==> flow/constraint.sdc <==
create_clock -name core_clock -period 8.1 [get_ports {Aclk}]
set_input_delay 1.6200 -clock core_clock [delete_from_list [all_inputs] [get_ports {Aclk}]]
set_output_delay 1.6200 -clock core_clock [all_outputs]
set_load 0.01 [all_outputs]
==> flow/config.mk <==
export PLATFORM = sky130hd
export DESIGN_NAME = conv
export DESIGN_NICKNAME = conv
export VERILOG_FILES = /design/flow/design.v
export SDC_FILE = /design/flow/constraint.sdc
export NUM_CORES = 4
export LEC_CHECK = 0
export CAP_MARGIN = 20
export CORE_MARGIN = 2
export CORE_UTILIZATION = 66
export SETUP_SLACK_MARGIN = -0.64
export SLEW_MARGIN = 20
==> flow/design.v <==
`timescale 1ns/100ps
module conv(
           input Aclk,
           input rst,
           input [7:0] Xin,
           input [7:0] Kin,
           output reg [7:0] Rout,
           output reg result_done
       );
reg [7:0] pattern [9-1:0];
reg [4:0] daddr;
wire pattern_done;
reg [7:0] kernel [4-1:0];
reg [4:0] kaddr;
wire kernel_done;
reg [7:0] result [4-1:0];
reg [4:0] out_cnt;
integer i;
assign pattern_done = (daddr-1>=9) ? 1'd1 : 1'd0;
always@(posedge Aclk)
begin
    if(rst)
    begin
        for(i=0;i<9;i=i+1)
        begin
            pattern[i] <= 7'd0;
        end
        daddr <= 5'd1;   
    end
    else
    begin
        if(pattern_done)
        begin
            pattern[daddr] <= pattern[daddr];
            daddr <= daddr;
        end
        else
        begin
            pattern[daddr-1] <= Xin;
            daddr <= daddr + 5'd1;
        end
    end
end
assign kernel_done = (kaddr-1>=4) ? 1'd1 : 1'd0;
always@(posedge Aclk)
begin
    if(rst)
    begin
        for(i=0;i<4;i=i+1)
        begin
            kernel[i] <= 7'd0;
        end
        kaddr <= 5'd1;
    end
    else
    begin
        if(kernel_done)
        begin
            kernel[kaddr] <= kernel[kaddr];
            kaddr <= kaddr;
        end
        else
        begin
            kernel[kaddr-1] <= Kin;
            kaddr <= kaddr + 5'd1;
        end
    end
end
always@(*)
begin
    if(rst)
    begin
        for(i=0;i<4;i=i+1)
        begin
            result[i] = 7'd0;
        end
    end
    else
    begin
        if(pattern_done & kernel_done)
        begin
            result[0] = pattern[0]*kernel[0] + pattern[1]*kernel[1] + pattern[3]*kernel[2] + pattern[4]*kernel[3];
            result[1] = pattern[1]*kernel[0] + pattern[2]*kernel[1] + pattern[4]*kernel[2] + pattern[5]*kernel[3];
            result[2] = pattern[3]*kernel[0] + pattern[4]*kernel[1] + pattern[6]*kernel[2] + pattern[7]*kernel[3];
            result[3] = pattern[4]*kernel[0] + pattern[5]*kernel[1] + pattern[7]*kernel[2] + pattern[8]*kernel[3];
        end
        else
        begin
            for(i=0;i<4;i=i+1)
            begin
                result[i] = 7'd0;
            end
        end
    end
end
always@(posedge Aclk)
begin
    if(rst)
    begin
        result_done <= 1'd0;
    end
    else
    begin
        if(pattern_done & kernel_done)
        begin
            result_done <= 1'd1;
        end
        else
        begin
            result_done <= result_done;
        end
    end
end
always@(posedge Aclk)
begin
    if(rst)
    begin
        Rout <= 7'd0;
        out_cnt <= 5'd1;
    end
    else
    begin
        if(pattern_done & kernel_done)
        begin
            out_cnt <= out_cnt + 5'd1;
            Rout <= result[out_cnt-1];
        end
        else
        begin
            out_cnt <= 5'd1;
            Rout <= 5'd0;
        end
    end
end
endmodule
==> flow/run.sh <==
#!/bin/bash
# the make line also repeats each setting of config.mk as NAME=value (left out here)
make -C /OpenROAD-flow-scripts/flow DESIGN_CONFIG=/design/flow/config.mk WORK_HOME=/design/flow/orfs CLKGATE_MAP_FILE= finish
==> impl_metrics.json, run 1 <==
{
  "ys_sh_adder": 0.425,
  "endpoint": "Rout[7]",
  "via_per_inst": 5.69,
  "cts_tree": "built",
  "synthSimpleGateAreaFrac": 0.187,
  "crit_path_start": "kernel[0][2]",
  "rows": 65,
  "synthTopCellsByArea": "fa_1 27%, ha_1 15%, edfxtp_1 15%",
  "die_w_um": 184,
  "ys_sh_mux": 0.000470,
  "slew_headroom": 0.274,
  "yosys_cells": 2273,
  "worst_pin_slew_ns": 1.09,
  "clock-root-buffer": "clkbuf_16",
  "syn_nets": 2841,
  "worstReg2RegEnd": "Rout[7]",
  "most_common_cell": "inv_1",
  "synth.avg_cell_area_um2": 9.37,
  "reg2reg_from": "kernel[0][2]",
  "top_cell_area_share": 0.271,
  "synthArstFlopShare": 0,
  "synth.largest_area_cell": "fa_1",
  "crit_path_top_delay_cell": "edfxtp_1",
  "finalMaxSlewViolations": 0,
  "first_global_vias": 16400,
  "fin_area_um2": 22800,
  "edf_count": 104,
  "cts_sinks": 125,
  "cp_slowest_stage_delay_ns": 1.02,
  "place.gp.congestion": 0.936,
  "reg2reg_setup_slack_ns": 0.47,
  "status": "complete, no violations",
  "grt_pass1_wl_mm": 93.8,
  "numCtsBuffers": 17,
  "post_cts_buffers": 0,
  "clock_latency_ns": 0.45,
  "clockBufferDepth": 2,
  "antenna_found_initial": 0,
  "setup_violations": 0,
  "critical_path_class": "reg2reg",
  "fp_util": 0.673,
  "placed_area_um2": 22100,
  "arrival_ns": 8.01,
  "path_clk_slew_ns": 0.07,
  "io_buffers": 26,
  "vias": 15311,
  "fill_cells": 2428,
  "flop_area_um2": 3540,
  "whs_endpoint": "result_done",
  "start_kind": "register",
  "tool_warnings": 35,
  "dieArea_um2": 33700,
  "hold_path_class": "reg2reg",
  "ant_nets": 0,
  "rsz0062_at_grt": "no",
  "core_area_um2": 31600,
  "synth_compound_gate_area_share": 0.0150,
  "top_logic_kind": "adder cells",
  "tns_ns": 0,
  "cts_htree_levels": 4,
  "area_delta_synth_final_pct": 6.93,
  "postRouteWirelength_mm": 59.7,
  "crit_cells": 25,
  "die_h_um": 184,
  "grt.overflow.total": 0,
  "synthCells": 2273,
  "yosysUniqueCellTypes": 43,
  "path_common_cell": "fa_1",
  "path_delay_family": "adder cells",
  "fmax_mhz": 131,
  "wl_per_cell_um": 22.2,
  "synthFlopType": "edfxtp_1",
  "top_cells_by_count": "446 x inv_1, 395 x and2_1, 288 x fa_1, 288 x nand2_1, 262 x ha_1",
  "fin_crit_sh": 0.942,
  "logic_area_um2": 15700,
  "hold_viol": 0,
  "ys.warnings.count": 2,
  "maxCapViolations": 0,
  "grt.total_usage": 0.379,
  "drc": 0,
  "fin_skew_ns": 0.0258,
  "ys_ff": 125,
  "synthesis.area_um2": 21300,
  "rr_worst_depth": 25,
  "hold_buffers": 0,
  "cts_resized": 0,
  "fin_nets": 2845,
  "drtIter0Drc": 1535,
  "ios": 27,
  "hold_path_depth": 2,
  "crit_buf_inv": 7,
  "dp_hpwl_mm": 46.5,
  "firstDrtPassIters": 5,
  "ys_seq_share": 0.166,
  "grt_max_degree": 29,
  "crit_fanout": 21,
  "worstPathRequired_ns": 8.48,
  "end_kind": "register",
  "fin_hold_ws_ns": 0.468,
  "min_from": "result_done",
  "xor_share": 0.111,
  "post-route-min-period_ns": 7.63,
  "diodes": 0,
  "ys_area_um2": 21300
}
metal layers:
layer | share of wire | GRT usage
met5 | 0 | 0
met1 | 0.40 | 0.515
met3 | 0.10 | 0.0713
met4 | 0.046 | 0.151
met2 | 0.45 | 0.603
metrics by stage:
step / util / cells / setup WS [ns]
2_1_floorplan: - / 2273 / 1.05
3_3_place_gp: 0.699 / 2660 / 0.631
3_5_place_dp: 0.699 / 2660 / 0.518
4_1_cts: 0.720 / 2692 / 0.505
5_1_grt: 0.720 / 2692 / 0.108
6_report: 0.720 / 2692 / 0.472
area by class of cell:
cell class                 instances  share of cell area
inverter                         446              0.0735
sequential                       125               0.156
clock inverter                    15              0.0103
multi-input combinational       1610               0.690
clock buffer                      17              0.0187
tap                              402              0.0221
timing repair buffer              77              0.0299
==> run 2: changes to the inputs <==
CAP_MARGIN = 25   (was 20)
CELL_PAD_IN_SITES_DETAIL_PLACEMENT = 1   (was default)
CELL_PAD_IN_SITES_GLOBAL_PLACEMENT = 3   (was default)
CORE_ASPECT_RATIO = 0.64   (was default)
CORE_MARGIN = 7   (was 2)
CORE_UTILIZATION = 29   (was 66)
CTS_CLUSTER_DIAMETER = 345   (was default)
CTS_CLUSTER_SIZE = 14   (was default)
GPL_ROUTABILITY_DRIVEN = 0   (was default)
GPL_TIMING_DRIVEN = 0   (was default)
HOLD_SLACK_MARGIN = 0.15   (was default)
MIN_ROUTING_LAYER = met1   (was default)
PLACE_DENSITY_LB_ADDON = 0.07   (was default)
SETUP_SLACK_MARGIN = -0.57   (was -0.64)
SLEW_MARGIN = 30   (was 20)
TNS_END_PERCENT = 90   (was default)
clock period = 8.99 ns   (was 8.1 ns; I/O delays follow)
==> run 2 against run 1 <==
  * Now fails the layout checks on negative setup slack
  * Highest routed layer unchanged
  * Hold slack better by 0.016 ns
  * Critical endpoint unchanged
  * First-iteration DRC count down 30%
  * Clock-buffer cell count unchanged
  * Fmax down 19%
==> impl_metrics.json, run 2 <==
{
  "status": "failed layout checks",
  "violations": "negative setup slack",
  "wl_per_cell_um": 26.8,
  "path_common_cell": "fa_1",
  "die_h_um": 231,
  "synthArstFlopShare": 0,
  "fin_skew_ns": 0.0189,
  "first_global_vias": 16568,
  "timing.final.ws_setup_ns": -0.457,
  "fp_util": 0.293,
  "synth_compound_gate_area_share": 0.0150,
  "postRouteWirelength_mm": 89.0,
  "crit_path_top_delay_cell": "a21oi_1",
  "critical_path_class": "reg2reg",
  "ant_nets": 0,
  "drc": 0,
  "crit_buf_inv": 6,
  "fill_cells": 8389,
  "synthCells": 2273,
  "cts_tree": "built",
  "worst_pin_slew_ns": 1.09,
  "maxCapViolations": 0,
  "fin_area_um2": 23500,
  "dp_hpwl_mm": 70.0,
  "synthSimpleGateAreaFrac": 0.187,
  "top_cell_area_share": 0.271,
  "io_buffers": 25,
  "top_logic_kind": "adder cells",
  "via_per_inst": 4.61,
  "placed_area_um2": 22800,
  "arrival_ns": 9.78,
  "rr_worst_depth": 23,
  "ys_sh_adder": 0.425,
  "top_cells_by_count": "446 x inv_1, 395 x and2_1, 288 x fa_1, 288 x nand2_1, 262 x ha_1",
  "cts_htree_levels": 4,
  "die_w_um": 353,
  "fin_nets": 2885,
  "post-route-min-period_ns": 9.45,
  "synth.avg_cell_area_um2": 9.37,
  "edf_count": 104,
  "grt_max_degree": 17,
  "firstDrtPassIters": 5,
  "synthFlopType": "edfxtp_1",
  "worstReg2RegEnd": "Rout[7]",
  "synthesis.area_um2": 21300,
  "ys_ff": 125,
  "vias": 15330,
  "reg2reg_setup_slack_ns": -0.46,
  "ys_sh_mux": 0.000470,
  "path_delay_family": "adder cells",
  "dieArea_um2": 81400,
  "clock_latency_ns": 0.45,
  "slew_headroom": 0.276,
  "ios": 27,
  "yosys_cells": 2273,
  "rows": 79,
  "clock-root-buffer": "clkbuf_16",
  "whs_endpoint": "result_done",
  "grt_pass1_wl_mm": 126,
  "hold_viol": 0,
  "synthTopCellsByArea": "fa_1 27%, ha_1 15%, edfxtp_1 15%",
  "hold_path_class": "reg2reg",
  "clockBufferDepth": 2,
  "synth.largest_area_cell": "fa_1",
  "xor_share": 0.111,
  "syn_nets": 2841,
  "grt.total_usage": 0.219,
  "start_kind": "register",
  "fin_hold_ws_ns": 0.484,
  "antenna_found_initial": 23,
  "worstPathRequired_ns": 9.32,
  "crit_path_start": "kernel[3][4]",
  "finalMaxSlewViolations": 0,
  "cts_sinks": 125,
  "grt.overflow.total": 0,
  "hold_path_depth": 2,
  "final_util": 0.323,
  "crit_cells": 23,
  "ys_seq_share": 0.166,
  "fmax_mhz": 106,
  "core_area_um2": 72700,
  "reg2reg_from": "kernel[3][4]",
  "tool_warnings": 33,
  "ys_area_um2": 21300,
  "drtIter0Drc": 1082,
  "fin_crit_sh": 1.05,
  "endpoint": "Rout[7]",
  "crit_fanout": 10,
  "ys.warnings.count": 2,
  "numCtsBuffers": 17,
  "setup_violations": 1,
  "end_kind": "register",
  "path_clk_slew_ns": 0.08,
  "cp_slowest_stage_delay_ns": 0.81,
  "cp_cell_sequence": "clkbuf_1, nand2_1, fa_1, inv_1, fa_1, inv_1, fa_1, inv_1, fa_1, fa_1, fa_1, fa_1, inv_1, fa_1, inv_1, ha_1, a21o_1, a21oi_1, xnor2_1, xnor2_1, xnor3_1, a22oi_2, a21boi_2",
  "hold_buffers": 0,
  "area_delta_synth_final_pct": 10.1,
  "yosysUniqueCellTypes": 43,
  "most_common_cell": "inv_1",
  "min_from": "result_done"
}
-- run 2: what timing repair did --
item / in CTS / in global routing
setup buffers: 0 / 0
endpoints found under the setup margin: 1 / 1
resized: 1 / 9
pin swaps: 0 / 0
endpoints found under the hold margin: 0 / 0
-- run 2: cell type report --
cell class | count | area (um^2) | share of cell area
plain buffers | 90 | 385 | 0.0164
well taps | 972 | 1220 | 0.0519
flip-flops and latches | 125 | 3540 | 0.151
clock inverters | 15 | 164 | 0.00699
multi-input cells | 1610 | 15700 | 0.670
repair buffers | 27 | 277 | 0.0118
clock buffers | 17 | 425 | 0.0181
diodes | 21 | 52.6 | 0.00224
inverters | 446 | 1670 | 0.0714
-- run 2: per-layer routing --
| layer | share of wire | track usage | vias up |
|---|---|---|---|
| li1 | - | - | 6903 |
| met3 | 0.078 | 0.0537 | 45 |
| met1 | 0.51 | 0.338 | 7920 |
| met4 | 0.014 | 0.0376 | 0 |
| met2 | 0.40 | 0.310 | 462 |
| met5 | 0 | 0 | - |
-- run 2: metrics by stage --
stage / worst slack [ns] / cells / TNS [ns]
6_report: -0.457 / 3323 / -0.457
5_1_grt: -0.549 / 3302 / -0.549
4_1_cts: -0.508 / 3302 / -0.508
3_5_place_dp: -0.715 / 3271 / -0.715
3_3_place_gp: -0.672 / 3270 / -0.672
2_1_floorplan: 1.94 / 2273 / 0
==> run 3: changes to the inputs <==
CAP_MARGIN = 20   (was 25)
CELL_PAD_IN_SITES_DETAIL_PLACEMENT = default   (was 1)
CELL_PAD_IN_SITES_GLOBAL_PLACEMENT = default   (was 3)
CORE_ASPECT_RATIO = default   (was 0.64)
CORE_MARGIN = 2   (was 7)
CORE_UTILIZATION = 72   (was 29)
CTS_CLUSTER_DIAMETER = default   (was 345)
CTS_CLUSTER_SIZE = default   (was 14)
GPL_ROUTABILITY_DRIVEN = default   (was 0)
GPL_TIMING_DRIVEN = default   (was 0)
HOLD_SLACK_MARGIN = default   (was 0.15)
MIN_ROUTING_LAYER = default   (was met1)
PLACE_DENSITY_LB_ADDON = 0.0   (was 0.07)
SETUP_SLACK_MARGIN = 0.9   (was -0.57)
SLEW_MARGIN = 20   (was 30)
TNS_END_PERCENT = default   (was 90)
clock period = 6.53 ns   (was 8.99 ns; I/O delays follow)
==> run 3 against run 2 <==
  * The layout still fails its checks (negative setup slack)
  * Critical path depth up 1
  * Clock-buffer cell count rose by 1
  * Sequential share of layout area down 0.83 points
  * Fmax increased by 37%
  * Largest cell class unchanged
==> impl_metrics.json, run 3 <==
{
  "status": "failed layout checks",
  "violations": "negative setup slack",
  "synth.largest_area_cell": "fa_1",
  "numCtsBuffers": 17,
  "crit_fanout": 7,
  "wl_per_cell_um": 22.3,
  "via_per_inst": 5.75,
  "top_logic_kind": "adder cells",
  "dieArea_um2": 31000,
  "top_cell_area_share": 0.271,
  "cp_slowest_stage_delay_ns": 0.57,
  "end_kind": "register",
  "grt_pass1_wl_mm": 98.1,
  "fin_hold_ws_ns": 0.476,
  "rr_worst_depth": 24,
  "place.gp.congestion": 1.02,
  "ios": 27,
  "drtIter0Drc": 1682,
  "grt.overflow.total": 0,
  "io_buffers": 26,
  "final_util": 0.858,
  "crit_cells": 24,
  "dp_hpwl_mm": 50.0,
  "ys.warnings.count": 2,
  "maxCapViolations": 0,
  "dpl.cell_count": 2791,
  "start_kind": "register",
  "ys_sh_mux": 0.000470,
  "cts_tree": "built",
  "die_w_um": 176,
  "synthCells": 2273,
  "ant_nets": 0,
  "crit_path_top_delay_cell": "fa_1",
  "yosys_cells": 2273,
  "first_global_vias": 17938,
  "ys_ff": 125,
  "clock_latency_ns": 0.44,
  "antenna_found_initial": 2,
  "reg2reg_from": "pattern[4][3]",
  "fin_cells": 2865,
  "most_common_cell": "inv_1",
  "synthesis.area_um2": 21300,
  "hold_viol": 0,
  "worstReg2RegEnd": "Rout[7]",
  "hold_path_depth": 2,
  "firstDrtPassIters": 6,
  "worstPathRequired_ns": 6.91,
  "grt_max_degree": 29,
  "grt.total_usage": 0.427,
  "postRouteWirelength_mm": 63.8,
  "drc": 0,
  "reg2reg_setup_slack_ns": -0.37,
  "timing.final.ws_setup_ns": -0.372,
  "path_delay_family": "adder cells",
  "synth.avg_cell_area_um2": 9.37,
  "synth_compound_gate_area_share": 0.0150,
  "synthTopCellsByArea": "fa_1 27%, ha_1 15%, edfxtp_1 15%",
  "fin_skew_ns": 0.0159,
  "syn_nets": 2841,
  "path_common_cell": "fa_1",
  "clockBufferDepth": 2,
  "die_h_um": 176,
  "endpoint": "Rout[7]",
  "post-route-min-period_ns": 6.90,
  "min_from": "result_done",
  "cts_sinks": 125,
  "fin_nets": 3036,
  "fin_crit_sh": 1.06,
  "tns_ns": -0.585,
  "placed_area_um2": 23500,
  "core_area_um2": 28900,
  "edf_count": 104,
  "cp_cell_sequence": "buf_6, nand2_1, fa_1, inv_2, fa_1, inv_1, fa_1, fa_1, inv_2, fa_1, fa_1, fa_1, inv_2, fa_1, inv_2, ha_4, a21o_1, a21oi_4, xnor2_2, xnor2_1, xnor2_1, xnor3_1, a21oi_2, a21boi_2",
  "whs_endpoint": "result_done",
  "cts_htree_levels": 4,
  "xor_share": 0.111,
  "vias": 16487,
  "fmax_mhz": 145,
  "hold_path_class": "reg2reg",
  "synthFlopType": "edfxtp_1",
  "yosysUniqueCellTypes": 43,
  "top_cells_by_count": "446 x inv_1, 395 x and2_1, 288 x fa_1, 288 x nand2_1, 262 x ha_1",
  "path_clk_slew_ns": 0.07,
  "synthArstFlopShare": 0,
  "critical_path_class": "reg2reg",
  "rows": 62,
  "ys_sh_adder": 0.425,
  "arrival_ns": 7.28,
  "worst_pin_slew_ns": 1.10,
  "area_delta_synth_final_pct": 16.6,
  "ys_area_um2": 21300,
  "finalMaxSlewViolations": 0,
  "slew_headroom": 0.268,
  "crit_buf_inv": 6,
  "ys_seq_share": 0.166,
  "crit_path_start": "pattern[4][3]",
  "diodes": 0,
  "hold_buffers": 0,
  "rsz0062_at_grt": "yes",
  "synthSimpleGateAreaFrac": 0.187,
  "fin_area_um2": 24800,
  "setup_violations": 3,
  "tool_warnings": 36,
  "clock-root-buffer": "clkbuf_16",
  "fp_util": 0.736
}
[run 3: what timing repair did]
item / 4_1_cts / 5_1_grt
gates cloned: 0 / 0
resized: 33 / 41
pin swaps: 33 / 42
buffers inserted: 24 / 18
setup endpoints to repair: 5 / 5
[run 3: per-stage QoR]
| step | setup slack (ns) |
|---|---|
| 2_1_floorplan | 0.183 |
| 3_3_place_gp | -0.347 |
| 3_5_place_dp | -0.447 |
| 4_1_cts | -0.313 |
| 5_1_grt | -0.536 |
| 6_report | -0.372 |
[run 3: cell type report]
type	count	area (um^2)
Clock buffer	18	429
Clock inverter	14	191
Fill cell	1614	4120
Inverter	446	1670
Multi-Input combinational cell	1610	16100
Sequential cell	125	3540
Tap cell	384	480
Timing Repair Buffer	268	2370
[run 3: per-layer routing]
layer  routed length, um  vias up  track usage
met5                   0        -            0
met4                4020        0        0.234
met3                6910      298        0.101
met2               29300      990        0.684
met1               23600     8025        0.541
li1                    -     7174            -
==> run 4: changes to the inputs <==
CAP_MARGIN = 15   (was 20)
CORE_ASPECT_RATIO = 0.89   (was default)
CTS_CLUSTER_DIAMETER = 345   (was default)
CTS_CLUSTER_SIZE = 48   (was default)
GPL_ROUTABILITY_DRIVEN = 0   (was default)
GPL_TIMING_DRIVEN = 1   (was default)
HOLD_SLACK_MARGIN = 0.15   (was default)
MIN_ROUTING_LAYER = met1   (was default)
SETUP_SLACK_MARGIN = -0.57   (was 0.9)
TNS_END_PERCENT = 50   (was default)
clock period = 5.69 ns   (was 6.53 ns; I/O delays follow)
==> run 4 against run 3 <==
  * Still fails the layout checks on negative setup slack
  * Largest cell class unchanged
  * Highest routed layer is now met5
  * Final cell count rose by 0.84%
  * Critical path type unchanged
  * Clock-buffer cell count increased by 1
  * Critical path depth unchanged
==> impl_metrics.json, run 4 <==
{
  "min_from": "kaddr[4]",
  "clock_latency_ns": 0.44,
  "io_buffers": 26,
  "cts_tree": "built",
  "crit_cells": 24,
  "area_delta_synth_final_pct": 15.6,
  "timing.final.ws_setup_ns": -1.17,
  "endpoint": "Rout[7]",
  "clockBufferDepth": 2,
  "hold_path_class": "reg2reg",
  "crit_fanout": 7,
  "firstDrtPassIters": 5,
  "core_area_um2": 29200,
  "finalMaxSlewViolations": 0,
  "reg2reg_from": "kernel[0][4]",
  "antenna_found_initial": 3,
  "rsz0062_at_grt": "yes",
  "edf_count": 104,
  "rr_worst_depth": 24,
  "arrival_ns": 7.19,
  "fmax_mhz": 146,
  "grt_busiest_layer": "met2",
  "path_clk_slew_ns": 0.08,
  "yosysUniqueCellTypes": 43,
  "ys.warnings.count": 2,
  "end_kind": "register",
  "cp_cell_sequence": "buf_4, clkbuf_16, and2_4, fa_1, inv_1, fa_1, fa_1, fa_1, fa_1, inv_1, fa_1, fa_1, inv_1, fa_1, inv_2, ha_4, a21o_1, a21oi_2, xnor2_1, xnor2_1, xnor3_1, xnor3_1, a22oi_2, a21boi_2",
  "grt.total_usage": 0.428,
  "synthFlopType": "edfxtp_1",
  "fin_skew_ns": 0.0201,
  "synth.largest_area_cell": "fa_1",
  "top_cells_by_count": "446 x inv_1, 395 x and2_1, 288 x fa_1, 288 x nand2_1, 262 x ha_1",
  "tool_warnings": 36,
  "status": "failed layout checks",
  "fin_hold_ws_ns": 0.514,
  "slew_headroom": 0.415,
  "grt_max_degree": 23,
  "dp_hpwl_mm": 50.5,
  "hold_buffers": 0,
  "hold_path_depth": 1,
  "synth_compound_gate_area_share": 0.0150,
  "setup_violations": 5,
  "crit_buf_inv": 6,
  "ys_area_um2": 21300,
  "critical_path_class": "reg2reg",
  "top_cell_area_share": 0.271,
  "worst_pin_slew_ns": 0.877,
  "drtIter0Drc": 1805,
  "grt.overflow.total": 0,
  "grtUsageMet2": 0.661,
  "dieArea_um2": 31000,
  "synthTopCellsByArea": "fa_1 27%, ha_1 15%, edfxtp_1 15%",
  "top_logic_kind": "adder cells",
  "die_w_um": 186,
  "grtUsageMet3": 0.0969,
  "start_kind": "register",
  "yosys_cells": 2273,
  "fp_util": 0.730,
  "post-route-min-period_ns": 6.86,
  "maxCapViolations": 0,
  "fin_crit_sh": 1.20,
  "first_global_vias": 17897,
  "synthArstFlopShare": 0,
  "ios": 27,
  "ant_nets": 0,
  "crit_path_start": "kernel[0][4]",
  "syn_nets": 2841,
  "synth.avg_cell_area_um2": 9.37,
  "worstPathRequired_ns": 6.03,
  "postRouteWirelength_mm": 62.8,
  "vias": 16522,
  "ys_sh_adder": 0.425,
  "grt_pass1_wl_mm": 97.4,
  "reg2reg_setup_slack_ns": -1.17,
  "die_h_um": 166,
  "most_common_cell": "inv_1",
  "rows": 59,
  "whs_endpoint": "kaddr[4]",
  "worstReg2RegEnd": "Rout[7]",
  "path_common_cell": "fa_1",
  "via_per_inst": 5.72,
  "crit_path_top_delay_cell": "fa_1",
  "cts_sinks": 125,
  "hold_viol": 0,
  "cp_slowest_stage_delay_ns": 0.54,
  "xor_share": 0.111,
  "drc": 0,
  "fin_nets": 3047,
  "ys_ff": 125,
  "synthCells": 2273,
  "ys_seq_share": 0.166,
  "post-place-ws_ns": -1.20,
  "ys_sh_mux": 0.000470,
  "path_delay_family": "adder cells",
  "cts_htree_levels": 4,
  "numCtsBuffers": 17,
  "violations": "negative setup slack",
  "wl_per_cell_um": 21.7,
  "grt_util_met1": 0.556,
  "synthSimpleGateAreaFrac": 0.187,
  "synthesis.area_um2": 21300,
  "clock-root-buffer": "clkbuf_16"
}
[run 4: per-stage QoR]
step                      cell area (um^2)  std cells   util  setup TNS, ns
after floorplan                      21600       2273      -          -1.27
after global placement               23800       2843  0.816          -3.66
after detailed placement             23800       2843  0.816          -4.35
after CTS                            24500       2881  0.841          -3.90
after global routing                 24600       2888  0.844          -5.09
final                                24600       2889  0.844          -3.96
[run 4: cell type report]
type	instances	area (um^2)
multi-input combinational	1610	15900
fill	1702	4540
sequential	125	3540
timing repair buffer	279	2460
inverter	446	1670
tap	396	495
clock buffer	19	433
clock inverter	13	119
antenna	1	2.50
[run 4: repair_timing]
item                       in CTS  in global routing
gates cloned                    1                  1
setup buffers                   5                  6
pin swaps                      10                 21
gates resized                  18                  6
setup endpoints to repair       4                  4
[run 4: layer usage]
metal	up-vias	wire, um
met1	7994	23300
met4	4	4060
met3	291	7060
li1	7194	-
met5	-	100
met2	1039	28300
==> run 5: changes to the inputs <==
ABC_AREA = 1   (was default)
CAP_MARGIN = 30   (was 15)
CELL_PAD_IN_SITES_GLOBAL_PLACEMENT = 3   (was default)
CORE_ASPECT_RATIO = 1.35   (was 0.89)
CORE_UTILIZATION = 51   (was 72)
CTS_CLUSTER_DIAMETER = default   (was 345)
CTS_CLUSTER_SIZE = 98   (was 48)
GPL_TIMING_DRIVEN = 0   (was 1)
HOLD_SLACK_MARGIN = default   (was 0.15)
MAX_ROUTING_LAYER = met4   (was default)
MIN_ROUTING_LAYER = met2   (was met1)
PLACE_DENSITY_LB_ADDON = default   (was 0.0)
SETUP_SLACK_MARGIN = default   (was -0.57)
TNS_END_PERCENT = default   (was 50)
clock period = 10.0 ns   (was 5.69 ns; I/O delays follow)
==> run 5 against run 4 <==
  * The flow now stops in global placement without I/O (3_1_place_gp_skip_io)
  * Area after synthesis increased by 7.7%
  * Die area increased by 51%
  * Synthesized cell count increased by 38%
==> impl_metrics.json, run 5 <==
{
  "synth.avg_cell_area_um2": 7.31,
  "lastStage": "global placement without I/O (3_1_place_gp_skip_io)",
  "ys_area_um2": 22900,
  "rows": 90,
  "synthArstFlopShare": 0,
  "syn_nets": 3706,
  "ys_ff": 125,
  "synthesis.area_um2": 22900,
  "top_cell_area_share": 0.251,
  "edf_count": 104,
  "synthFlopType": "edfxtp_1",
  "ys.warnings.count": 2,
  "status": "aborted with a tool error",
  "yosys_cells": 3138,
  "ys_sh_mux": 0,
  "core_area_um2": 44600,
  "synth_compound_gate_area_share": 0.0142,
  "most_common_cell": "nand2_1",
  "xor_share": 0.0423,
  "top_logic_kind": "adder cells",
  "ys_sh_adder": 0.394,
  "die_h_um": 250,
  "top_cells_by_count": "960 x nand2_1, 918 x inv_1, 288 x fa_1",
  "synthSimpleGateAreaFrac": 0.221,
  "synthTopCellsByArea": "fa_1 25%, nand2_1 16%, inv_1 15%",
  "yosysUniqueCellTypes": 41,
  "ys_seq_share": 0.154,
  "toolErrorMsg": "[ERROR GPL-0301] Utilization 113.351 % exceeds 100%.",
  "synth.largest_area_cell": "fa_1",
  "dieArea_um2": 46700,
  "fp_util": 0.514,
  "synthCells": 3138,
  "die_w_um": 187
}
==> run 6: changes to the inputs <==
ABC_AREA = default   (was 1)
CAP_MARGIN = 0   (was 30)
CELL_PAD_IN_SITES_GLOBAL_PLACEMENT = default   (was 3)
CORE_ASPECT_RATIO = default   (was 1.35)
CORE_UTILIZATION = 72   (was 51)
CTS_CLUSTER_SIZE = 77   (was 98)
GPL_ROUTABILITY_DRIVEN = default   (was 0)
GPL_TIMING_DRIVEN = default   (was 0)
HOLD_SLACK_MARGIN = 0.29   (was default)
MAX_ROUTING_LAYER = default   (was met4)
MIN_ROUTING_LAYER = default   (was met2)
PLACE_DENSITY_LB_ADDON = 0.0   (was default)
SETUP_SLACK_MARGIN = 0.9   (was default)
TNS_END_PERCENT = 40   (was default)
clock period = 6.55 ns   (was 10.0 ns; I/O delays follow)
==> run 6 against run 5 <==
  * The layout now fails its checks (negative setup slack)
  * Synthesized cell count shrank 28%
  * Die area down 34%
  * Area after synthesis shrank 7.2%
==> impl_metrics.json, run 6 <==
{
  "worstReg2RegEnd": "Rout[7]",
  "fin_skew_ns": 0.0185,
  "synthCells": 2273,
  "ys_sh_mux": 0.000470,
  "antenna_found_initial": 2,
  "crit_path_start": "pattern[0][1]",
  "ant_nets": 0,
  "fin_nets": 3008,
  "fin_crit_sh": 1.04,
  "cp_cell_sequence": "buf_6, nand2_2, fa_1, inv_2, fa_1, inv_1, fa_1, fa_1, fa_1, inv_2, fa_1, fa_1, inv_1, fa_1, inv_1, ha_4, a21o_1, a21oi_2, xnor2_1, xnor2_1, xnor2_1, xnor3_1, a21oi_1, a21boi_2",
  "vias": 16271,
  "clock-root-buffer": "clkbuf_16",
  "top_cell_area_share": 0.271,
  "critical_path_class": "reg2reg",
  "hold_path_class": "reg2reg",
  "edf_count": 104,
  "timing.final.ws_setup_ns": -0.270,
  "synthTopCellsByArea": "fa_1 27%, ha_1 15%, edfxtp_1 15%",
  "grt.overflow.total": 0,
  "fmax_mhz": 147,
  "crit_fanout": 5,
  "grt.total_usage": 0.428,
  "yosysUniqueCellTypes": 43,
  "crit_cells": 24,
  "syn_nets": 2841,
  "tool_warnings": 36,
  "rows": 62,
  "hold_buffers": 0,
  "die_w_um": 176,
  "io_buffers": 26,
  "crit_path_top_delay_cell": "edfxtp_1",
  "numCtsBuffers": 17,
  "setup_violations": 3,
  "clockBufferDepth": 2,
  "synthSimpleGateAreaFrac": 0.187,
  "reg2reg_setup_slack_ns": -0.27,
  "maxCapViolations": 0,
  "fin_cells": 2839,
  "most_common_cell": "inv_1",
  "grt_pass1_wl_mm": 97.2,
  "postRouteWirelength_mm": 63.1,
  "top_logic_kind": "adder cells",
  "fin_area_um2": 24400,
  "top_cells_by_count": "446 x inv_1, 395 x and2_1, 288 x fa_1, 288 x nand2_1, 262 x ha_1",
  "synth_compound_gate_area_share": 0.0150,
  "die_h_um": 176,
  "firstDrtPassIters": 6,
  "grt_max_degree": 29,
  "yosys_cells": 2273,
  "arrival_ns": 7.21,
  "placed_area_um2": 23400,
  "ys.warnings.count": 2,
  "endpoint": "Rout[7]",
  "min_from": "result_done",
  "via_per_inst": 5.73,
  "synth.avg_cell_area_um2": 9.37,
  "tns_ns": -0.572,
  "synthArstFlopShare": 0,
  "worst_pin_slew_ns": 1.05,
  "wl_per_cell_um": 22.2,
  "cts_htree_levels": 4,
  "ys_ff": 125,
  "whs_endpoint": "result_done",
  "violations": "negative setup slack",
  "rr_worst_depth": 24,
  "hold_viol": 0,
  "area_delta_synth_final_pct": 14.4,
  "dpl.cell_count": 2781,
  "drc": 0,
  "slew_headroom": 0.298,
  "synthFlopType": "edfxtp_1",
  "path_delay_family": "adder cells",
  "ys_seq_share": 0.166,
  "end_kind": "register",
  "hold_path_depth": 2,
  "rsz0062_at_grt": "yes",
  "clock_latency_ns": 0.45,
  "status": "failed layout checks",
  "ios": 27,
  "core_area_um2": 28900,
  "worstPathRequired_ns": 6.94,
  "path_clk_slew_ns": 0.08,
  "cts_sinks": 125,
  "ys_sh_adder": 0.425,
  "finalMaxSlewViolations": 0,
  "drtIter0Drc": 1668,
  "dieArea_um2": 31000,
  "ys_area_um2": 21300,
  "reg2reg_from": "pattern[0][1]",
  "dp_hpwl_mm": 50.1,
  "synthesis.area_um2": 21300,
  "first_global_vias": 17721,
  "cts_tree": "built",
  "place.gp.congestion": 1.01,
  "crit_buf_inv": 6,
  "cp_slowest_stage_delay_ns": 0.56,
  "start_kind": "register",
  "path_common_cell": "fa_1",
  "fp_util": 0.736,
  "xor_share": 0.111,
  "synth.largest_area_cell": "fa_1",
  "post-route-min-period_ns": 6.82
}
run 6: metal layers:
layer | share of wire | GRT usage | wire length [um]
met1 | 0.36 | 0.536 | 23000
met2 | 0.45 | 0.693 | 28600
met3 | 0.11 | 0.0997 | 7170
met4 | 0.068 | 0.233 | 4310
met5 | 0 | 0 | 0
run 6: cell type report:
type,instances,area [um^2]
multi-input combinational,1610,15900
fill,1735,4570
sequential,125,3540
timing repair buffer,240,2190
inverter,446,1670
tap,384,480
clock buffer,17,425
clock inverter,15,164
antenna,2,5.00
run 6: timing repair:
item | in CTS | in global routing
pin swaps | 28 | 27
buffers inserted | 19 | 3
cloned | 1 | 1
gates resized | 14 | 14
setup endpoints to repair | 5 | 5
run 6: per-stage QoR:
step	hold slack, ns	util	worst slack, ns
floorplan	0.472	-	0.203
global placement	0.457	0.809	-0.143
detailed placement	0.490	0.809	-0.322
CTS	0.502	0.838	-0.217
global route	0.530	0.842	-0.488
finish	0.494	0.842	-0.270
==> run 7: changes to the inputs <==
ABC_AREA = 1   (was default)
CAP_MARGIN = 20   (was 0)
CTS_CLUSTER_DIAMETER = 205   (was default)
CTS_CLUSTER_SIZE = 73   (was 77)
HOLD_SLACK_MARGIN = default   (was 0.29)
PLACE_DENSITY_LB_ADDON = 0.03   (was 0.0)
SETUP_SLACK_MARGIN = default   (was 0.9)
TNS_END_PERCENT = default   (was 40)
clock period = 5.01 ns   (was 6.55 ns; I/O delays follow)
==> run 7 against run 6 <==
  * Still fails the layout checks on negative setup slack
  * First-iteration DRC count rose by 49%
  * Clock skew fell by 0.0011 ns
  * Global-route usage rose by 3.1 points
  * Sequential share of layout area fell by 1.2 points
  * Critical path type unchanged
  * Critical endpoint unchanged
  * Largest cell class unchanged
==> impl_metrics.json, run 7 <==
{
  "status": "failed layout checks",
  "violations": "negative setup slack",
  "worstReg2RegEnd": "Rout[7]",
  "rsz0062_at_grt": "yes",
  "min_from": "kaddr[4]",
  "firstDrtPassIters": 8,
  "fp_util": 0.729,
  "ys_sh_adder": 0.394,
  "xor_share": 0.0423,
  "placed_area_um2": 25200,
  "ys.warnings.count": 2,
  "cp_slowest_stage_delay_ns": 0.53,
  "hold_viol": 0,
  "drtIter0Drc": 2487,
  "area_delta_synth_final_pct": 16.1,
  "synthTopCellsByArea": "fa_1 25%, nand2_1 16%, inv_1 15%",
  "cts_htree_levels": 4,
  "whs_endpoint": "kaddr[4]",
  "ant_nets": 0,
  "crit_path_start": "kernel[0][2]",
  "finalMaxSlewViolations": 0,
  "ys_area_um2": 22900,
  "synthArstFlopShare": 0,
  "worst_pin_slew_ns": 0.888,
  "postRouteWirelength_mm": 75.3,
  "wl_per_cell_um": 20.0,
  "top_cell_area_share": 0.251,
  "synthFlopType": "edfxtp_1",
  "dp_hpwl_mm": 58.8,
  "drc": 0,
  "grt.total_usage": 0.459,
  "start_kind": "register",
  "place.gp.congestion": 1.01,
  "cts_sinks": 125,
  "clock_latency_ns": 0.46,
  "ios": 27,
  "core_area_um2": 31500,
  "path_clk_slew_ns": 0.07,
  "antenna_found_initial": 0,
  "ys_ff": 125,
  "maxCapViolations": 0,
  "die_w_um": 183,
  "clock-root-buffer": "clkbuf_16",
  "grt.overflow.total": 0,
  "post-route-min-period_ns": 6.67,
  "grt_max_degree": 17,
  "tool_warnings": 36,
  "hold_path_depth": 2,
  "ys_sh_mux": 0,
  "hold_buffers": 0,
  "rr_worst_depth": 32,
  "setup_violations": 5,
  "numCtsBuffers": 17,
  "syn_nets": 3706,
  "end_kind": "register",
  "die_h_um": 183,
  "via_per_inst": 5.62,
  "top_logic_kind": "adder cells",
  "vias": 21200,
  "io_buffers": 26,
  "timing.final.ws_setup_ns": -1.66,
  "endpoint": "Rout[7]",
  "crit_buf_inv": 11,
  "path_common_cell": "fa_1",
  "first_global_vias": 21680,
  "synthSimpleGateAreaFrac": 0.221,
  "fin_crit_sh": 1.33,
  "arrival_ns": 7.06,
  "synth.largest_area_cell": "fa_1",
  "path_delay_family": "adder cells",
  "fin_nets": 3923,
  "reg2reg_from": "kernel[0][2]",
  "ys_seq_share": 0.154,
  "synthesis.area_um2": 22900,
  "crit_path_top_delay_cell": "fa_1",
  "post-place-ws_ns": -1.82,
  "dieArea_um2": 33300,
  "slew_headroom": 0.405,
  "fin_skew_ns": 0.0173,
  "crit_fanout": 4,
  "critical_path_class": "reg2reg",
  "most_common_cell": "nand2_1",
  "synth.avg_cell_area_um2": 7.31,
  "hold_path_class": "reg2reg",
  "yosys_cells": 3138,
  "synth_compound_gate_area_share": 0.0142,
  "edf_count": 104,
  "reg2reg_setup_slack_ns": -1.66,
  "synthCells": 3138,
  "crit_cells": 32,
  "clockBufferDepth": 2,
  "top_cells_by_count": "960 x nand2_1, 918 x inv_1, 288 x fa_1",
  "grt_pass1_wl_mm": 114,
  "worstPathRequired_ns": 5.40,
  "fmax_mhz": 150,
  "rows": 65,
  "yosysUniqueCellTypes": 41,
  "fin_area_um2": 26600,
  "cts_tree": "built"
}
-- run 7: stage by stage --
step,utilization,hold slack (ns),TNS [ns],std cells
2_1_floorplan,-,0.399,-3.22,3138
3_3_place_gp,0.802,0.411,-5.31,3700
3_5_place_dp,0.802,0.420,-5.93,3700
4_1_cts,0.835,0.430,-4.91,3756
5_1_grt,0.846,0.446,-6.00,3770
6_report,0.846,0.428,-5.24,3771
-- run 7: what timing repair did --
action                                  4_1_cts  5_1_grt
cloned                                        0        2
resized                                      51       56
endpoints found under the setup margin        5        5
endpoints found under the hold margin         0        0
pin swaps                                    63       84
setup buffers                                25       14
-- run 7: per-layer routing --
layer,GRT usage,share of wire
met1,0.575,0.36
met3,0.129,0.13
met4,0.273,0.073
met5,0,0
met2,0.711,0.43
-- run 7: area by class of cell --
cell class / instances / area, um^2
Sequential cell: 125 / 3540
Antenna cell: 1 / 2.50
Clock buffer: 18 / 429
Inverter: 932 / 3500
Fill cell: 1833 / 4850
Clock inverter: 14 / 196
Timing Repair Buffer: 306 / 2620
Tap cell: 402 / 503
Multi-Input combinational cell: 1973 / 15800
==> run 8: changes to the inputs <==
CORE_UTILIZATION = 68   (was 72)
CTS_CLUSTER_DIAMETER = 272   (was 205)
CTS_CLUSTER_SIZE = 19   (was 73)
PLACE_DENSITY_LB_ADDON = default   (was 0.03)
clock period = 8.23 ns   (was 5.01 ns; I/O delays follow)
==> run 8 against run 7 <==
  * The run now finishes clean
  * Critical path type unchanged
  * Via count down 9.7%
  * Sequential cell count did not move
  * Register-to-register slack improved by 2.4 ns
  * Hold slack better by 0.0048 ns
  * First-iteration DRC count down 28%
  * Area after synthesis unchanged
  * Cell area is 9.0% lower
  * Setup slack improved by 2.4 ns
  * Die area increased by 5.8%
==> impl_metrics.json, run 8 <==
{
  "status": "complete, no violations",
  "cts_sinks": 125,
  "top_cells_by_count": "960 x nand2_1, 918 x inv_1, 288 x fa_1",
  "crit_path_top_delay_cell": "edfxtp_1",
  "core_area_um2": 33400,
  "vias": 19140,
  "yosysUniqueCellTypes": 41,
  "hold_viol": 0,
  "grt_pass1_wl_mm": 103,
  "postRouteWirelength_mm": 65.3,
  "worstPathRequired_ns": 8.58,
  "start_kind": "register",
  "ant_nets": 0,
  "path_delay_family": "adder cells",
  "fp_util": 0.688,
  "synthFlopType": "edfxtp_1",
  "hold_buffers": 0,
  "clockBufferDepth": 2,
  "critical_path_class": "reg2reg",
  "io_buffers": 26,
  "timing.final.ws_setup_ns": 0.751,
  "top_logic_kind": "adder cells",
  "diodes": 0,
  "tns_ns": 0,
  "firstDrtPassIters": 6,
  "crit_fanout": 21,
  "fin_crit_sh": 0.909,
  "ys_sh_adder": 0.394,
  "fin_hold_ws_ns": 0.432,
  "reg2reg_setup_slack_ns": 0.75,
  "worst_pin_slew_ns": 1.11,
  "drtIter0Drc": 1791,
  "fin_skew_ns": 0.0169,
  "fin_area_um2": 24200,
  "edf_count": 104,
  "ios": 27,
  "fmax_mhz": 134,
  "synthSimpleGateAreaFrac": 0.221,
  "via_per_inst": 5.35,
  "ys_area_um2": 22900,
  "rsz0062_at_grt": "no",
  "top_cell_area_share": 0.251,
  "grt_max_degree": 27,
  "reg2reg_from": "pattern[4][1]",
  "ys.warnings.count": 2,
  "rr_worst_depth": 34,
  "synthCells": 3138,
  "most_common_cell": "nand2_1",
  "arrival_ns": 7.83,
  "clock-root-buffer": "clkbuf_16",
  "xor_share": 0.0423,
  "fin_nets": 3685,
  "crit_path_start": "pattern[4][1]",
  "synth.avg_cell_area_um2": 7.31,
  "die_h_um": 188,
  "highest_layer": "met4",
  "syn_nets": 3706,
  "area_delta_synth_final_pct": 5.64,
  "placed_area_um2": 23600,
  "maxCapViolations": 0,
  "dp_hpwl_mm": 51.6,
  "grt.overflow.total": 0,
  "synth_compound_gate_area_share": 0.0142,
  "synthArstFlopShare": 0,
  "hold_path_class": "reg2reg",
  "numCtsBuffers": 17,
  "synthTopCellsByArea": "fa_1 25%, nand2_1 16%, inv_1 15%",
  "die_w_um": 188,
  "drc": 0,
  "ys_seq_share": 0.154,
  "yosys_cells": 3138,
  "hold_path_depth": 1,
  "antenna_found_initial": 0,
  "whs_endpoint": "out_cnt[0]",
  "synth.largest_area_cell": "fa_1",
  "dieArea_um2": 35200,
  "wl_per_cell_um": 18.3,
  "cts_tree": "built",
  "tool_warnings": 35,
  "min_from": "out_cnt[0]",
  "crit_buf_inv": 10,
  "setup_violations": 0,
  "crit_cells": 34,
  "finalMaxSlewViolations": 0,
  "rows": 67,
  "endpoint": "Rout[7]",
  "wl_met1_mm": 24.9,
  "ys_sh_mux": 0,
  "met2_length_mm": 29.8,
  "slew_headroom": 0.262,
  "cts_htree_levels": 4,
  "first_global_vias": 19625,
  "synthesis.area_um2": 22900,
  "clock_latency_ns": 0.46,
  "path_common_cell": "inv_1",
  "post_cts_buffers": 0,
  "ys_ff": 125,
  "end_kind": "register",
  "cts_resized": 0,
  "worstReg2RegEnd": "Rout[7]",
  "wl_met3_mm": 7.45,
  "post-place-ws_ns": 0.843,
  "post-route-min-period_ns": 7.48,
  "path_clk_slew_ns": 0.07,
  "grt.total_usage": 0.389,
  "cp_slowest_stage_delay_ns": 1.01,
  "place.gp.congestion": 0.963
}
-- run 8: per-layer routing --
| layer | vias up | GRT usage |
|---|---|---|
| li1 | 8950 | - |
| met1 | 9083 | 0.497 |
| met2 | 927 | 0.633 |
| met3 | 180 | 0.0915 |
| met4 | 0 | 0.178 |
| met5 | - | 0 |
-- run 8: cell type report --
type	count	area, um^2
clock buffers	17	425
clock inverters	15	189
fillers	2770	9130
inverters	932	3500
multi-input cells	1973	15400
flip-flops and latches	125	3540
well taps	448	561
repair buffers	68	608
-- run 8: metrics by stage --
step	cells	util
2_1_floorplan	3138	-
3_3_place_gp	3545	0.707
3_5_place_dp	3545	0.707
4_1_cts	3577	0.726
5_1_grt	3578	0.726
6_report	3578	0.726
==> run 9: changes to the inputs <==
ABC_AREA = default   (was 1)
CAP_MARGIN = 0   (was 20)
CORE_ASPECT_RATIO = 0.89   (was default)
CORE_UTILIZATION = 72   (was 68)
CTS_CLUSTER_DIAMETER = 345   (was 272)
CTS_CLUSTER_SIZE = 48   (was 19)
GPL_ROUTABILITY_DRIVEN = 0   (was default)
GPL_TIMING_DRIVEN = 1   (was default)
HOLD_SLACK_MARGIN = 0.29   (was default)
MIN_ROUTING_LAYER = met1   (was default)
PLACE_DENSITY_LB_ADDON = 0.0   (was default)
SETUP_SLACK_MARGIN = 0.94   (was default)
TNS_END_PERCENT = 50   (was default)
clock period = 7.29 ns   (was 8.23 ns; I/O delays follow)
==> run 9 against run 8 <==
  * Sequential share of layout area rose by 0.083 points
  * Critical endpoint unchanged
  * Hold slack better by 0.067 ns
  * Area after synthesis down 7.2%
  * Critical path depth is 9 lower
  * Highest routed layer is now met5
==> impl_metrics.json, run 9 <==
{
  "fin_crit_sh": 0.941,
  "crit_path_top_delay_cell": "fa_1",
  "path_clk_slew_ns": 0.06,
  "min_from": "kaddr[4]",
  "tool_warnings": 35,
  "hold_path_class": "reg2reg",
  "crit_buf_inv": 7,
  "wl_met1_mm": 23.5,
  "wl_per_cell_um": 23.3,
  "cts_htree_levels": 4,
  "clockBufferDepth": 2,
  "worstPathRequired_ns": 7.61,
  "dieArea_um2": 31000,
  "synth_compound_gate_area_share": 0.0150,
  "io_buffers": 26,
  "area_delta_synth_final_pct": 13.2,
  "top_logic_kind": "adder cells",
  "crit_fanout": 9,
  "first_global_vias": 17172,
  "crit_path_start": "kernel[0][4]",
  "synthSimpleGateAreaFrac": 0.187,
  "ios": 27,
  "drtIter0Drc": 1987,
  "start_kind": "register",
  "endpoint": "Rout[7]",
  "core_area_um2": 29200,
  "numCtsBuffers": 17,
  "via_per_inst": 5.89,
  "cts_sinks": 125,
  "ant_nets": 0,
  "path_common_cell": "fa_1",
  "dp_hpwl_mm": 45.1,
  "post-route-min-period_ns": 6.86,
  "edf_count": 104,
  "ys_area_um2": 21300,
  "xor_share": 0.111,
  "path_delay_family": "adder cells",
  "worstReg2RegEnd": "Rout[7]",
  "vias": 16435,
  "top_cell_area_share": 0.271,
  "grt_max_degree": 29,
  "synthFlopType": "edfxtp_1",
  "ys_seq_share": 0.166,
  "maxCapViolations": 0,
  "ys_ff": 125,
  "highest_layer": "met5",
  "synth.largest_area_cell": "fa_1",
  "crit_cells": 25,
  "wl_met3_mm": 9.17,
  "finalMaxSlewViolations": 0,
  "tns_ns": 0,
  "worst_pin_slew_ns": 0.875,
  "slew_headroom": 0.417,
  "reg2reg_setup_slack_ns": 0.43,
  "postRouteWirelength_mm": 64.8,
  "drc": 0,
  "rows": 59,
  "antenna_found_initial": 6,
  "arrival_ns": 7.18,
  "grt.overflow.total": 0,
  "fmax_mhz": 146,
  "synthCells": 2273,
  "rsz0062_at_grt": "yes",
  "yosysUniqueCellTypes": 43,
  "firstDrtPassIters": 8,
  "fin_skew_ns": 0.0264,
  "ys.warnings.count": 2,
  "die_h_um": 166,
  "reg2reg_from": "kernel[0][4]",
  "cts_tree": "built",
  "hold_path_depth": 1,
  "grt.total_usage": 0.433,
  "fin_nets": 2947,
  "most_common_cell": "inv_1",
  "synthTopCellsByArea": "fa_1 27%, ha_1 15%, edfxtp_1 15%",
  "fp_util": 0.730,
  "whs_endpoint": "kaddr[4]",
  "top_cells_by_count": "446 x inv_1, 395 x and2_1, 288 x fa_1, 288 x nand2_1, 262 x ha_1",
  "synth.avg_cell_area_um2": 9.37,
  "synthArstFlopShare": 0,
  "clock-root-buffer": "clkbuf_16",
  "grt_pass1_wl_mm": 97.3,
  "met2_length_mm": 27.5,
  "cp_slowest_stage_delay_ns": 0.54,
  "rr_worst_depth": 25,
  "critical_path_class": "reg2reg",
  "clock_latency_ns": 0.45,
  "end_kind": "register",
  "yosys_cells": 2273,
  "status": "complete, no violations",
  "ys_sh_adder": 0.425,
  "hold_viol": 0,
  "synthesis.area_um2": 21300,
  "ys_sh_mux": 0.000470,
  "die_w_um": 186,
  "setup_violations": 0,
  "syn_nets": 2841
}
-- run 9: what timing repair did --
action / CTS / global route
setup endpoints to repair: 4 / 4
gates resized: 19 / 15
gates cloned: 7 / 1
hold buffers: 0 / 0
buffers inserted: 56 / 16
hold endpoints to repair: 0 / 0
pin swaps: 30 / 31
-- run 9: area by class of cell --
| class | instances | area [um^2] |
|---|---|---|
| flip-flops and latches | 125 | 3540 |
| clock buffers | 18 | 429 |
| well taps | 396 | 495 |
| inverters | 446 | 1670 |
| clock inverters | 14 | 169 |
| diodes | 1 | 2.50 |
| fillers | 1747 | 5060 |
| repair buffers | 179 | 1880 |
| multi-input cells | 1610 | 15900 |
-- run 9: layer usage --
metal	GRT usage	up-vias
met1	0.579	7869
met2	0.644	1224
met4	0.224	2
li1	-	6996
met3	0.121	344
met5	0	-
-- run 9: metrics by stage --
step	util	cell area, um^2	std cells	hold WS [ns]	setup WS [ns]
finish	0.826	24100	2789	0.499	0.431
global route	0.826	24100	2788	0.514	0.255
global placement	0.773	22500	2676	0.458	0.398
floorplan	-	21500	2273	0.472	0.940
CTS	0.819	23900	2771	0.502	0.508
detailed placement	0.773	22500	2676	0.488	0.292
==> run 10: changes to the inputs <==
CAP_MARGIN = 20   (was 0)
CORE_ASPECT_RATIO = default   (was 0.89)
CTS_CLUSTER_DIAMETER = 224   (was 345)
CTS_CLUSTER_SIZE = 82   (was 48)
GPL_ROUTABILITY_DRIVEN = default   (was 0)
GPL_TIMING_DRIVEN = default   (was 1)
MIN_ROUTING_LAYER = default   (was met1)
SETUP_SLACK_MARGIN = 1.95   (was 0.94)
TNS_END_PERCENT = 60   (was 50)
clock period = 6.75 ns   (was 7.29 ns; I/O delays follow)
==> run 10 against run 9 <==
  * The layout now fails its checks (negative setup slack)
  * Non-clock buffer count rose by 13
  * Cell area rose by 0.97%
  * Clock-buffer cell count fell by 1
  * Fmax hardly changed
  * Hold slack gained 0.0075 ns
  * Synthesized cell count unchanged
  * Area after synthesis unchanged
  * Critical path type unchanged
  * Highest routed layer unchanged
==> impl_metrics.json, run 10 <==
{
  "status": "failed layout checks",
  "violations": "negative setup slack",
  "xor_share": 0.111,
  "path_common_cell": "fa_1",
  "final_util": 0.841,
  "die_w_um": 176,
  "start_kind": "register",
  "ys_area_um2": 21300,
  "clockBufferDepth": 2,
  "timing.final.ws_setup_ns": -0.106,
  "rr_worst_depth": 20,
  "path_clk_slew_ns": 0.07,
  "clock-root-buffer": "clkbuf_16",
  "slew_headroom": 0.366,
  "fmax_mhz": 146,
  "synth.avg_cell_area_um2": 9.37,
  "fin_crit_sh": 1.02,
  "antenna_found_initial": 1,
  "reg2reg_from": "pattern[4][0]",
  "fin_skew_ns": 0.0178,
  "post-place-ws_ns": -0.0740,
  "synth_compound_gate_area_share": 0.0150,
  "top_cell_area_share": 0.271,
  "post-route-min-period_ns": 6.86,
  "drc": 0,
  "fin_cells": 2794,
  "finalMaxSlewViolations": 0,
  "wl_per_cell_um": 23.6,
  "grt_pass1_wl_mm": 98.4,
  "rsz0062_at_grt": "yes",
  "synthSimpleGateAreaFrac": 0.187,
  "clock_latency_ns": 0.44,
  "top_logic_kind": "adder cells",
  "ys_ff": 125,
  "rows": 62,
  "firstDrtPassIters": 7,
  "ys_sh_mux": 0.000470,
  "reg2reg_setup_slack_ns": -0.11,
  "setup_violations": 1,
  "hold_viol": 0,
  "synthTopCellsByArea": "fa_1 27%, ha_1 15%, edfxtp_1 15%",
  "synthArstFlopShare": 0,
  "crit_path_start": "pattern[4][0]",
  "io_buffers": 26,
  "hold_path_class": "reg2reg",
  "area_delta_synth_final_pct": 14.3,
  "place.gp.congestion": 0.966,
  "end_kind": "register",
  "worstPathRequired_ns": 7.08,
  "cts_htree_levels": 4,
  "edf_count": 104,
  "syn_nets": 2841,
  "yosysUniqueCellTypes": 43,
  "worstReg2RegEnd": "Rout[7]",
  "ant_nets": 0,
  "cts_tree": "built",
  "most_common_cell": "inv_1",
  "cp_slowest_stage_delay_ns": 0.60,
  "hold_path_depth": 1,
  "ios": 27,
  "crit_cells": 20,
  "synthFlopType": "edfxtp_1",
  "dieArea_um2": 31000,
  "synthesis.area_um2": 21300,
  "min_from": "kaddr[4]",
  "dp_hpwl_mm": 46.7,
  "placed_area_um2": 22900,
  "die_h_um": 176,
  "core_area_um2": 28900,
  "endpoint": "Rout[7]",
  "arrival_ns": 7.19,
  "cts_sinks": 125,
  "postRouteWirelength_mm": 66.0,
  "ys_sh_adder": 0.425,
  "crit_fanout": 5,
  "whs_endpoint": "kaddr[4]",
  "worst_pin_slew_ns": 0.952,
  "synth.largest_area_cell": "fa_1",
  "yosys_cells": 2273,
  "synthCells": 2273,
  "ys.warnings.count": 2,
  "tool_warnings": 36,
  "grt.total_usage": 0.435,
  "fin_nets": 2960,
  "hold_buffers": 0,
  "crit_buf_inv": 3,
  "grt_max_degree": 33,
  "numCtsBuffers": 17,
  "vias": 16266,
  "via_per_inst": 5.82,
  "first_global_vias": 17275,
  "crit_path_top_delay_cell": "fa_1",
  "critical_path_class": "reg2reg",
  "fin_area_um2": 24300,
  "cp_cell_sequence": "buf_4, nand2_1, fa_1, fa_1, inv_1, fa_1, fa_1, inv_1, fa_1, fa_1, fa_1, fa_2, xor2_2, xnor2_1, xnor2_1, xnor2_1, xnor3_1, xnor3_2, a22oi_2, a21boi_2",
  "maxCapViolations": 0,
  "dpl.cell_count": 2698,
  "grt.overflow.total": 0,
  "top_cells_by_count": "446 x inv_1, 395 x and2_1, 288 x fa_1, 288 x nand2_1, 262 x ha_1",
  "drtIter0Drc": 1739,
  "fp_util": 0.736,
  "path_delay_family": "adder cells",
  "ys_seq_share": 0.166
}
[run 10: layer usage]
layer,up-vias,GRT usage,part of all wire
li1,7026,-,-
met1,7848,0.541,0.35
met4,2,0.250,0.072
met3,304,0.118,0.13
met2,1086,0.688,0.45
met5,-,0,0.00044
[run 10: layout make-up]
cell class / count / area, um^2
Timing Repair Buffer: 192 / 2070
Tap cell: 384 / 480
Clock buffer: 17 / 425
Multi-Input combinational cell: 1610 / 16000
Antenna cell: 5 / 12.5
Fill cell: 1701 / 4600
Sequential cell: 125 / 3540
Inverter: 446 / 1670
Clock inverter: 15 / 173
[run 10: stage by stage]
stage	hold slack, ns	TNS [ns]
final	0.507	-0.106
after global routing	0.523	-0.475
after CTS	0.490	-0.0374
after detailed placement	0.460	-0.0740
after global placement	0.458	0
after floorplan	0.472	0
[run 10: what timing repair did]
action	4_1_cts	5_1_grt
cloned	4	5
pin swaps	32	18
setup endpoints to repair	6	6
buffers inserted	21	29
resized	16	7
==> run 11: changes to the inputs <==
CORE_UTILIZATION = 70   (was 72)
CTS_CLUSTER_DIAMETER = default   (was 224)
CTS_CLUSTER_SIZE = 32   (was 82)
HOLD_SLACK_MARGIN = default   (was 0.29)
PLACE_DENSITY_LB_ADDON = default   (was 0.0)
SETUP_SLACK_MARGIN = default   (was 1.95)
TNS_END_PERCENT = default   (was 60)
clock period = 5.43 ns   (was 6.75 ns; I/O delays follow)
==> run 11 against run 10 <==
  * Still fails the layout checks on negative setup slack
  * Setup slack got worse by 1.3 ns
  * Global-route usage rose by 0.26 points
  * Critical path depth rose by 7
  * Clock skew fell by 0.0069 ns
  * Critical path type unchanged
  * Cell area rose by 3.4%
  * Clock-buffer cell count rose by 1
  * Largest cell class unchanged
==> impl_metrics.json, run 11 <==
{
  "synthArstFlopShare": 0,
  "drc": 0,
  "grt_util_met1": 0.549,
  "path_common_cell": "fa_1",
  "via_per_inst": 5.75,
  "crit_buf_inv": 9,
  "reg2reg_from": "kernel[3][3]",
  "ys_ff": 125,
  "post-place-ws_ns": -1.62,
  "grt_busiest_layer": "met2",
  "die_h_um": 178,
  "yosysUniqueCellTypes": 43,
  "grt_max_degree": 28,
  "top_cells_by_count": "446 x inv_1, 395 x and2_1, 288 x fa_1, 288 x nand2_1, 262 x ha_1",
  "die_w_um": 178,
  "most_common_cell": "inv_1",
  "critical_path_class": "reg2reg",
  "start_kind": "register",
  "synthSimpleGateAreaFrac": 0.187,
  "synthFlopType": "edfxtp_1",
  "path_clk_slew_ns": 0.06,
  "crit_cells": 27,
  "rows": 63,
  "arrival_ns": 7.14,
  "hold_buffers": 0,
  "core_area_um2": 29800,
  "ys_sh_adder": 0.425,
  "endpoint": "Rout[7]",
  "dp_hpwl_mm": 51.5,
  "syn_nets": 2841,
  "slew_headroom": 0.427,
  "cp_slowest_stage_delay_ns": 0.54,
  "whs_endpoint": "result_done",
  "drtIter0Drc": 1880,
  "antenna_found_initial": 4,
  "fin_crit_sh": 1.26,
  "grt.overflow.total": 0,
  "ant_nets": 0,
  "rr_worst_depth": 27,
  "worstReg2RegEnd": "Rout[7]",
  "synth_compound_gate_area_share": 0.0150,
  "fmax_mhz": 147,
  "placed_area_um2": 23800,
  "reg2reg_setup_slack_ns": -1.39,
  "rsz0062_at_grt": "yes",
  "yosys_cells": 2273,
  "ys_area_um2": 21300,
  "tool_warnings": 38,
  "fp_util": 0.715,
  "fin_skew_ns": 0.0108,
  "synth.largest_area_cell": "fa_1",
  "io_buffers": 26,
  "ios": 27,
  "first_global_vias": 17901,
  "hold_viol": 0,
  "postRouteWirelength_mm": 66.2,
  "timing.final.ws_setup_ns": -1.39,
  "crit_path_top_delay_cell": "fa_1",
  "place.gp.congestion": 1.03,
  "end_kind": "register",
  "area_delta_synth_final_pct": 18.2,
  "ys.warnings.count": 2,
  "ys_seq_share": 0.166,
  "setup_violations": 5,
  "grtUsageMet3": 0.113,
  "worst_pin_slew_ns": 0.859,
  "fin_nets": 3065,
  "wl_per_cell_um": 22.8,
  "synth.avg_cell_area_um2": 9.37,
  "path_delay_family": "adder cells",
  "hold_path_depth": 2,
  "xor_share": 0.111,
  "ys_sh_mux": 0.000470,
  "maxCapViolations": 0,
  "vias": 16678,
  "top_logic_kind": "adder cells",
  "dieArea_um2": 31800,
  "numCtsBuffers": 17,
  "finalMaxSlewViolations": 0,
  "clockBufferDepth": 2,
  "edf_count": 104,
  "cts_tree": "built",
  "top_cell_area_share": 0.271,
  "synthTopCellsByArea": "fa_1 27%, ha_1 15%, edfxtp_1 15%",
  "cts_sinks": 125,
  "status": "failed layout checks",
  "violations": "negative setup slack",
  "fin_area_um2": 25200,
  "grt_pass1_wl_mm": 101,
  "crit_fanout": 7,
  "crit_path_start": "kernel[3][3]"
}
run 11: stage by stage:
step / instances / TNS, ns / hold slack [ns] / utilization
finish: 2901 / -4.90 / 0.485 / 0.845
CTS: 2896 / -4.90 / 0.488 / 0.838
floorplan: 2273 / -2.13 / 0.472 / -
global route: 2900 / -5.85 / 0.520 / 0.844
detailed placement: 2833 / -5.19 / 0.470 / 0.798
global placement: 2833 / -4.67 / 0.457 / 0.798
run 11: what timing repair did:
| item | 4_1_cts | 5_1_grt |
|---|---|---|
| endpoints found under the setup margin | 5 | 5 |
| gates resized | 48 | 32 |
| setup buffers | 31 | 4 |
| pin swaps | 45 | 55 |
| hold endpoints to repair | 0 | 0 |
run 11: area by class of cell:
type | count | area (um^2)
flip-flops and latches | 125 | 3540
multi-input cells | 1610 | 16100
diodes | 1 | 2.50
fillers | 1716 | 4630
repair buffers | 297 | 2730
clock inverters | 14 | 239
clock buffers | 18 | 429
well taps | 390 | 488
inverters | 446 | 1670
run 11: metal layers:
layer | vias to the layer above | wire, um
met5 | - | 37
met1 | 8088 | 24100
met3 | 310 | 7680
met4 | 6 | 4590
li1 | 7232 | -
met2 | 1042 | 29800
